## job 6078
// yuv422_to_rgb
module yuv422_to_rgb (
input             pclk               ,  
input             presetn            ,  
input      [31:0] paddr              ,  
input      [31:0] pwdata             ,  
output reg [31:0] prdata             ,  
input         	  pwrite             ,  
input         	  psel               ,  
input         	  penable            , 
output            pslverr            ,  
output            pready             ,  
output reg        irq                ,  
output reg [95:0] rgb_out               
);
localparam IDLE    = 3'd0;
localparam LOAD    = 3'd1;
localparam CONVERT = 3'd2;
reg  [7:0] yuv_mem [0:7];     
reg  [7:0] y0;                
reg  [7:0] u0;                
reg  [7:0] y1;                
reg  [7:0] v0;                
reg  [7:0] y2;                
reg  [7:0] u1;                
reg  [7:0] y3;                
reg  [7:0] v1;                
wire [7:0] r0;                
wire [7:0] g0;                
wire [7:0] b0;                
wire [7:0] r1;                
wire [7:0] g1;                
  ...
Settings: LEC_CHECK=0, ABC_AREA=0, CAP_MARGIN=20, CELL_PAD_IN_SITES_GLOBAL_PLACEMENT=3, CORE_ASPECT_RATIO=1.36, CORE_MARGIN=4, CORE_UTILIZATION=40, GPL_ROUTABILITY_DRIVEN=0, GPL_TIMING_DRIVEN=0, MAX_ROUTING_LAYER=met4, MIN_ROUTING_LAYER=met2, SETUP_SLACK_MARGIN=-0.67, SLEW_MARGIN=15, TNS_END_PERCENT=5; clock period 7.15 ns.
run.sh (not shown) runs the stock make flow with config.mk's settings and CLKGATE_MAP_FILE=.
Ran to the end and failed final checks on negative setup slack: job 6078.
Setup changes, job 6078 to job 1722
Settings: MAX_ROUTING_LAYER no longer set, was met4; MIN_ROUTING_LAYER no longer set, was met2; ABC_AREA no longer set, was 0; CORE_ASPECT_RATIO no longer set, was 1.36; GPL_ROUTABILITY_DRIVEN no longer set, was 0; CORE_UTILIZATION now 61, was 40; CORE_MARGIN now 2, was 4; SETUP_SLACK_MARGIN no longer set, was -0.67; CELL_PAD_IN_SITES_GLOBAL_PLACEMENT no longer set, was 3; GPL_TIMING_DRIVEN no longer set, was 0; SLEW_MARGIN now 20, was 15; TNS_END_PERCENT no longer set, was 5; the clock period (ns, I/O delays scaled along) now 6.13, was 7.15.
Findings:
In job 1722 the implementation ran to completion but is not tape-out ready, as the final checks report negative setup slack. Changes observed in job 1722 relative to job 6078: vertical extent of the die -31%, clock buffer count from CTS +1, number of antenna diodes -11, well tap count -329. The final reports for job 1722 and job 6078 show global-route usage lower in the former. When job 1722 is measured against job 6078, its sequential share of layout area turns out 2.4 points lower. Changes observed in job 1722 relative to job 6078: number of setup buffers added after CTS rose 27; setup slack lower; power share of the clock group went down 3.2 points; actual slew at the worst max-slew pin decreased 0.13 ns. v1[3] as the worst setup path startpoint was reported by job 6078, and v0[2] by job 1722.
> inputs changed (job 1722 -> job 4003)
Settings: CORE_UTILIZATION changed from 61 to 62; PLACE_DENSITY newly set to 0.42; the clock period (ns, I/O delays scaled along) changed from 6.13 to 6.88.
Status for job 1722 and job 4003: no clean run. From the logs: job 4003 reached the end of the flow and failed the layout checks with negative setup slack. Job 1722 completed end to end; final checks failed (negative setup slack). Global-route wire length before repair, job 1722 and job 4003: higher on job 1722. Job 4003 vs. job 1722: HPWL after detailed placement went down by about 3.3%. Job 4003 gives more maximum number of pins on one net before global-route repair than job 1722 did. Job 4003 vs job 1722 — count of clock-buffer cells in the layout rose 7. Summary of job 4003 over job 1722: number of vias after detailed routing decreased by 901 relative to the old numbers; multi-input combinational area share grew by 1.0 points. In the tables for job 1722 and job 4003, number of buffers other than clock buffers in the final layout reads higher with job 1722.
Edits applied to the flow inputs when going from job 4003 to job 5514:
Settings: CORE_UTILIZATION: 62 -> 40; PLACE_DENSITY: 0.42 -> unset; the clock period (ns, I/O delays scaled along): 6.88 -> 9.0.
Results
Changes observed in job 5514 relative to job 4003: minimum setup slack after placement picked up an extra 1.47 ns; internal power of the cells lost 28%. The sum of routed wire length over all layers on job 4003 is in line with that on job 5514. [job 5514 vs job 4003] critical path depth: higher in job 5514. The final layout from job 5514, which completed every stage, passed the timing, design-rule and antenna checks at the end of the flow. Job 5514 ended up with conv1.g[4] as its capturing instance or port of the critical path; job 4003 ended up with conv0.g[1].
What job 5217 does differently from job 5514 at the input level:
Settings: CORE_UTILIZATION now 57, was 40; the clock period (ns, I/O delays scaled along) now 4.53, was 9.0.
[summary]
- Job 5217 -> stages 100% | layout checks FAIL | negative setup slack
- Job 5514 | status: complete | timing, DRC, antenna: pass
- Job 5217 falls short of job 5514 in total power.
- Taking job 5217 as 1.0, job 5514 lands at 0.34 on combinational power.
- Non-clock buffer total of the final layout, job 5217 and job 5514: lower on job 5514
- ~same proportion of register bits with asynchronous set or reset after synthesis in job 5217 and job 5514
- When the final numbers for job 5217 and job 5514 were put side by side, the fmax turned out to be smaller in job 5514.
- Relative to job 5514, non-clock buffer area fraction after layout has gone up in job 5217.
- Going from job 5514 to job 5217, die span in y shrank by more than 10%.
- Summary — relative contribution of combinational cells to total power, job 5217 relative to job 5514: higher, by 9.6 points.
- The total wire length of job 5217 was inferior to that of job 5514.
- Job 5514 has lower number of buffer and inverter instances along the worst setup path than job 5217.
- Of job 5217 and job 5514, the lower multi-input gate share of total cell area belongs to job 5217.
Modified inputs, job 9157 compared to job 5217
Settings: putting CTS_CLUSTER_SIZE at 100 where nothing was set; swapping 57 for 61 in CORE_UTILIZATION; putting PLACE_DENSITY at 0.35 where nothing was set; swapping 4.53 for 6.29 in the clock period (ns, I/O delays scaled along).
[summary]
Job 9157 finished every stage; the final checks, however, were not passed, the failures being negative setup slack. Taking job 5217 as the reference, in job 9157 width of the die went down about 3.3%; met3 routing resource usage after global routing went up 1.5 points. Job 9157 against job 5217; routed length per placed instance is down slightly. Going from job 5217 to job 9157, sequential power has decreased, combinational power share fell 3.0 points. Comparing job 5217 against job 9157, there is no change at all in cell count after synthesis. In job 9157, area growth from synthesis to layout is lower than in job 5217. The capturing instance or port of the critical path comes out conv0.g[7] in one run and conv0.g[1] in the other, namely in job 9157 and job 5217 respectively.
Power is estimated from default activity; no workload was simulated.
